## amber
==> flow/design.v <==
module ALU(
    clk,
    rst_n,
    valid,
    ready,
    mode,
    in_A,
    in_B,
    out
);
    input         clk, rst_n;
    input         valid;
    input  [1:0]  mode;  
    output        ready;
    input  [31:0] in_A, in_B;
    output [63:0] out;
    parameter IDLE = 3'd0;
    parameter MUL  = 3'd1;
    parameter DIV  = 3'd2;
    parameter AND  = 3'd3;
    parameter AVG  = 3'd4;
    parameter OUT  = 3'd5;
    reg  [ 2:0] state, state_nxt;
    reg  [ 4:0] counter, counter_nxt;
    reg  [64:0] shreg, shreg_nxt;  
    reg  [31:0] alu_in, alu_in_nxt;
    reg  [32:0] alu_out;
    reg         ready_;
    assign ready = ready_;
    assign out = shreg[63:0];
    always @(*) begin
        case(state)
            IDLE: begin
                if (valid) 
                    case (mode)
                        0 : state_nxt = MUL;
                        1 : state_nxt = DIV;
                        2 : state_nxt = AND;
                        3 : state_nxt = AVG;
                    endcase
                else state_nxt = IDLE;
            end
            MUL : state_nxt = (counter != 31) ? MUL : OUT;
            DIV : state_nxt = (counter != 31) ? DIV : OUT;
            AND : state_nxt = OUT;
            AVG : state_nxt = OUT;
            OUT : state_nxt = IDLE;
            default : state_nxt = IDLE;
        endcase
    end
    always @(*) begin
        if ((state == MUL) || (state == DIV)) counter_nxt = counter + 1; 
        else                                  counter_nxt = 0;
    end
    always @(*) begin
        case(state)
            IDLE: begin
                if (valid) alu_in_nxt = in_B;
                else       alu_in_nxt = 0;
            end
            OUT : alu_in_nxt = 0;
            default: alu_in_nxt = alu_in;
        endcase
    end
    always @(*) begin
        case (state)
            MUL : begin
                if (shreg[0]) alu_out = shreg[63:32] + alu_in;
                else          alu_out = shreg[63:32];
            end
            DIV : alu_out = shreg[64:32] - {1'b0, alu_in};
            AND : alu_out = shreg[31:0] & alu_in;
            AVG : alu_out = (shreg[31:0] + alu_in) >> 1;
            default alu_out = 0;
        endcase
    end
    always @(*) begin
        case (state)
            IDLE: begin
                if (valid) begin
                    shreg_nxt = {33'b0, in_A};
                    if (state_nxt == DIV) shreg_nxt = shreg_nxt << 1;                 
                end
                else shreg_nxt = 0;
            end
            MUL : shreg_nxt = {1'b0, alu_out, shreg[31:1]};
            DIV : begin
                if (shreg[64:32] < {1'b0, alu_in}) shreg_nxt = shreg << 1;
                else                      shreg_nxt = {alu_out[31:0], shreg[31:0], 1'b1};
                if (counter == 31) shreg_nxt = {1'b0, shreg_nxt[64:33], shreg_nxt[31:0]};
            end
            AND : shreg_nxt = {32'b0, alu_out};
            AVG : shreg_nxt = {32'b0, alu_out};
            OUT : shreg_nxt = 0;
            default : shreg_nxt = 0;
        endcase
    end
    always @(posedge clk or negedge rst_n) begin
        if (!rst_n) begin
            state   <= IDLE;
            counter <= 0;
            shreg   <= 0;
            alu_in  <= 0;
            ready_  <= 0;
        end
        else begin
            state   <= state_nxt;
            counter <= counter_nxt;
            shreg   <= shreg_nxt;
            alu_in  <= alu_in_nxt;
            ready_  <= (state_nxt == OUT) ? 1 : 0;
        end
    end
endmodule
Settings: LEC_CHECK=0, ABC_AREA=1, CAP_MARGIN=30, CORE_ASPECT_RATIO=0.5, CORE_MARGIN=7, CORE_UTILIZATION=47, CTS_CLUSTER_DIAMETER=330, CTS_CLUSTER_SIZE=98, GPL_ROUTABILITY_DRIVEN=0, GPL_TIMING_DRIVEN=1, MIN_ROUTING_LAYER=met1, PLACE_DENSITY=0.35, SETUP_SLACK_MARGIN=1.44, SLEW_MARGIN=40, TNS_END_PERCENT=15; clock period 5.1 ns.
run.sh (not shown) runs the stock make flow with config.mk's settings and CLKGATE_MAP_FILE=.
#### Input delta (cedar over amber)
# amber
export LEC_CHECK = 0
export ABC_AREA = 1
export CAP_MARGIN = 30
export CORE_ASPECT_RATIO = 0.5
export CORE_MARGIN = 7
export CORE_UTILIZATION = 47
export CTS_CLUSTER_DIAMETER = 330
export CTS_CLUSTER_SIZE = 98
export GPL_ROUTABILITY_DRIVEN = 0
export GPL_TIMING_DRIVEN = 1
export MIN_ROUTING_LAYER = met1
export PLACE_DENSITY = 0.35
export SETUP_SLACK_MARGIN = 1.44
export SLEW_MARGIN = 40
export TNS_END_PERCENT = 15
create_clock -name core_clock -period 5.1 [get_ports {clk}]
# cedar
export LEC_CHECK = 0
export CAP_MARGIN = 25
export CORE_ASPECT_RATIO = 0.88
export CORE_MARGIN = 7
export CORE_UTILIZATION = 22
export GPL_ROUTABILITY_DRIVEN = 0
export GPL_TIMING_DRIVEN = 1
export MIN_ROUTING_LAYER = met1
export PLACE_DENSITY_LB_ADDON = 0.27
export SLEW_MARGIN = 20
create_clock -name core_clock -period 5.1 [get_ports {clk}]
Notes after the runs:
In cedar relative to amber, area reported by Yosys stat had gone down by more than 10%. Smallest setup slack after layout: cedar worse than amber. Core utilization in cedar vs amber: down 26 points.
Modified inputs, maple compared to cedar
# cedar
export LEC_CHECK = 0
export CAP_MARGIN = 25
export CORE_ASPECT_RATIO = 0.88
export CORE_MARGIN = 7
export CORE_UTILIZATION = 22
export GPL_ROUTABILITY_DRIVEN = 0
export GPL_TIMING_DRIVEN = 1
export MIN_ROUTING_LAYER = met1
export PLACE_DENSITY_LB_ADDON = 0.27
export SLEW_MARGIN = 20
create_clock -name core_clock -period 5.1 [get_ports {clk}]
# maple
export LEC_CHECK = 0
export CAP_MARGIN = 30
export CELL_PAD_IN_SITES_GLOBAL_PLACEMENT = 1
export CORE_MARGIN = 7
export CORE_UTILIZATION = 58
export GPL_TIMING_DRIVEN = 1
export MIN_ROUTING_LAYER = met1
export PLACE_DENSITY_LB_ADDON = 0.27
export SETUP_SLACK_MARGIN = -0.16
export SLEW_MARGIN = 20
create_clock -name core_clock -period 2.53 [get_ports {clk}]
Notes after the runs:
- maple never completed, since it errored out during global routing (5_1_grt).
- Summary: with cedar as the reference, HPWL reported at the end of detailed placement in maple moved up by a few percent.
- Of maple and cedar, the higher number of buffers added for setup after CTS belongs to maple.
- Against cedar, die area in maple fell by more than half.
- Initial core utilization: maple and cedar compared, lower one is cedar
#### Input delta (violet over maple)
# maple
export LEC_CHECK = 0
export CAP_MARGIN = 30
export CELL_PAD_IN_SITES_GLOBAL_PLACEMENT = 1
export CORE_MARGIN = 7
export CORE_UTILIZATION = 58
export GPL_TIMING_DRIVEN = 1
export MIN_ROUTING_LAYER = met1
export PLACE_DENSITY_LB_ADDON = 0.27
export SETUP_SLACK_MARGIN = -0.16
export SLEW_MARGIN = 20
create_clock -name core_clock -period 2.53 [get_ports {clk}]
# violet
export LEC_CHECK = 0
export CAP_MARGIN = 30
export CELL_PAD_IN_SITES_GLOBAL_PLACEMENT = 1
export CORE_MARGIN = 7
export CORE_UTILIZATION = 64
export CTS_CLUSTER_DIAMETER = 370
export CTS_CLUSTER_SIZE = 58
export GPL_TIMING_DRIVEN = 1
export MIN_ROUTING_LAYER = met1
export PLACE_DENSITY_LB_ADDON = 0.27
export SETUP_SLACK_MARGIN = -0.16
export SLEW_MARGIN = 20
create_clock -name core_clock -period 2.53 [get_ports {clk}]
--- outcome ---
violet and maple: no clean run
violet is listed as incomplete: the tool reported an error in global placement without I/O (3_1_place_gp_skip_io) and the run ended there.
Between violet and maple, initial core utilization is higher for violet, maple comes in under that.
In terms of multiplexer share of the synthesized area, maple and violet differ only marginally.
The post-synthesis share of cell area spent on and-or and or-and gates on violet is in line with that on maple.
From maple to violet, share of the yosys chip area belonging to registers did not move at all.
Placeable core area on violet is down relative to maple.
Per the comparison of violet with maple, die width now sits lower; share of the synthesized netlist area taken by xor and xnor gates now sits at about the same level; die area now sits lower.
Changes observed in violet relative to maple: die height went down by about 4.4%; number of cell rows now sits lower.

* * *

## xenon
Starts from the design.v that is shown in full above.
clock: 6.94 ns
lec_check: 0
cap_margin: 20
core_margin: 2
core_utilization: 72
cts_cluster_size: 37
place_density_lb_addon: 0.25
setup_slack_margin: 2.06
slew_margin: 20
xenon finished every step from synthesis to the final layout, and the layout passed the timing, DRC and antenna checks.
Edits applied to the flow inputs when going from xenon to ember:
- changing PLACE_DENSITY_LB_ADDON from 0.25 to 0.19
- changing SETUP_SLACK_MARGIN from 2.06 to 2.04
- setting CTS_CLUSTER_DIAMETER to 27 for the first time
[summary]
- ember ended with more data arrival at the endpoint of the critical path than xenon.
- Of ember and xenon, the run reporting the higher number of cells on the critical path was ember.
- [ember vs xenon] clock period minus worst slack: lower in ember
- As far as power drawn by the sequential cells is concerned, ember and xenon perform about the same.
The following lists how harbor was set up differently from ember:
- PLACE_DENSITY_LB_ADDON removed (was 0.19)
- ABC_AREA newly set to 0
- CTS_CLUSTER_DIAMETER changed from 27 to 355
- PLACE_DENSITY newly set to 0.38
- CTS_CLUSTER_SIZE changed from 37 to 99
- SETUP_SLACK_MARGIN removed (was 2.04)
- the clock period (ns, I/O delays scaled along) changed from 6.94 to 2.92
Notes after the runs:
No final results exist for harbor, since it was stopped by error DPL-0038 during detailed placement.
For count of input and output buffers, ember and harbor come out practically identical.
Count of different cell masters after synthesis: ember vs harbor identical
Diff harbor..ember | synthesized cell count | unchanged
On area of the core, ember tracks harbor almost exactly.
From ember to harbor, share of flip-flops with an asynchronous set or reset after synthesis did not move at all.
From ember to harbor, number of synthesized flops with an enable pin did not move at all.
Between harbor and ember, the synthesized area does not differ in any meaningful way.
Diff ember -> harbor: final weighted congestion of routability-driven global placement went up by 0.079; area figure in the yosys stat output was more or less identical.
Here is what was changed in the inputs of tundra compared with harbor.
- CORE_UTILIZATION changed from 72 to 69
- ABC_AREA removed (was 0)
- CTS_CLUSTER_SIZE changed from 99 to 36
- PLACE_DENSITY removed (was 0.38)
- CTS_CLUSTER_DIAMETER removed (was 355)
- the clock period (ns, I/O delays scaled along) changed from 2.92 to 3.96
### Flow results
Status(harbor) = ERROR, stage = detailed placement. tundra had finished all stages when the layout checks came back failing, citing negative setup slack. Reported for tundra and harbor, number of distinct library cell variants in the gate-level netlist after synthesis turned out identical to the last digit. Between tundra and harbor, overall die width is lower for harbor, tundra comes in above that. harbor → tundra: multiplexer share of the synthesized area neither gained nor lost much; number of standard cells after synthesis did not really move; I/O pin count neither gained nor lost much. Looking at routability congestion estimate, tundra sits below harbor. On count of flip-flops with a built-in enable after synthesis, harbor tracks tundra almost exactly. Compare tundra and harbor | die size higher: tundra. Comparing tundra against harbor, there is no change at all in area after synthesis.
For raven, these inputs were changed with respect to tundra:
- CORE_UTILIZATION now 40, was 69
- CTS_CLUSTER_SIZE no longer set, was 36
- the clock period (ns, I/O delays scaled along) now 10.0, was 3.96
Results
- tundra finished every stage; the final checks, however, were not passed, the failures being negative setup slack.
- raven: all stages complete, timing, DRC and antenna checks passed
- Of the two values seen for critical path's slowest cell, sky130_fd_sc_hd__nor3_2 was produced by raven and sky130_fd_sc_hd__dfrtp_1 by tundra.
- Global-route wire length before repair for raven is lower than for tundra.
- Comparing tundra with raven, the flop and latch count out of synthesis came out essentially unchanged.
- In raven the number of fill cells in the layout turned out about 170% higher than in tundra.
- The worst setup path startpoint comes out shreg[36]$_DFF_PN0_ in one run and valid in the other, namely in tundra and raven respectively.
- NOTE: register-to-register setup slack in raven exceeds that of tundra
Input changes introduced in garnet (baseline for comparison: raven):
- CORE_UTILIZATION changed from 40 to 62
- CTS_CLUSTER_SIZE newly set to 98
- the clock period (ns, I/O delays scaled along) changed from 10.0 to 5.83
Findings:
Summary of the comparison: total power is higher in garnet, relative to raven.
Utilization for garnet: 24 points up relative to raven
Summary of garnet over raven: area growth from synthesis to layout lost 1.2 points, wire length after detailed routing moved down, net switching share of the total power grew by 0.36 points, clock-buffer cell count -2, via count rose 6.1%.
Taking raven as the reference, in garnet portion of the clock cycle consumed by the worst path in the final layout moved up, design area moved down, total die size moved down, global-route wire length before repair moved down.
Power figures rest on the tool's default switching activity, not on a simulated workload.
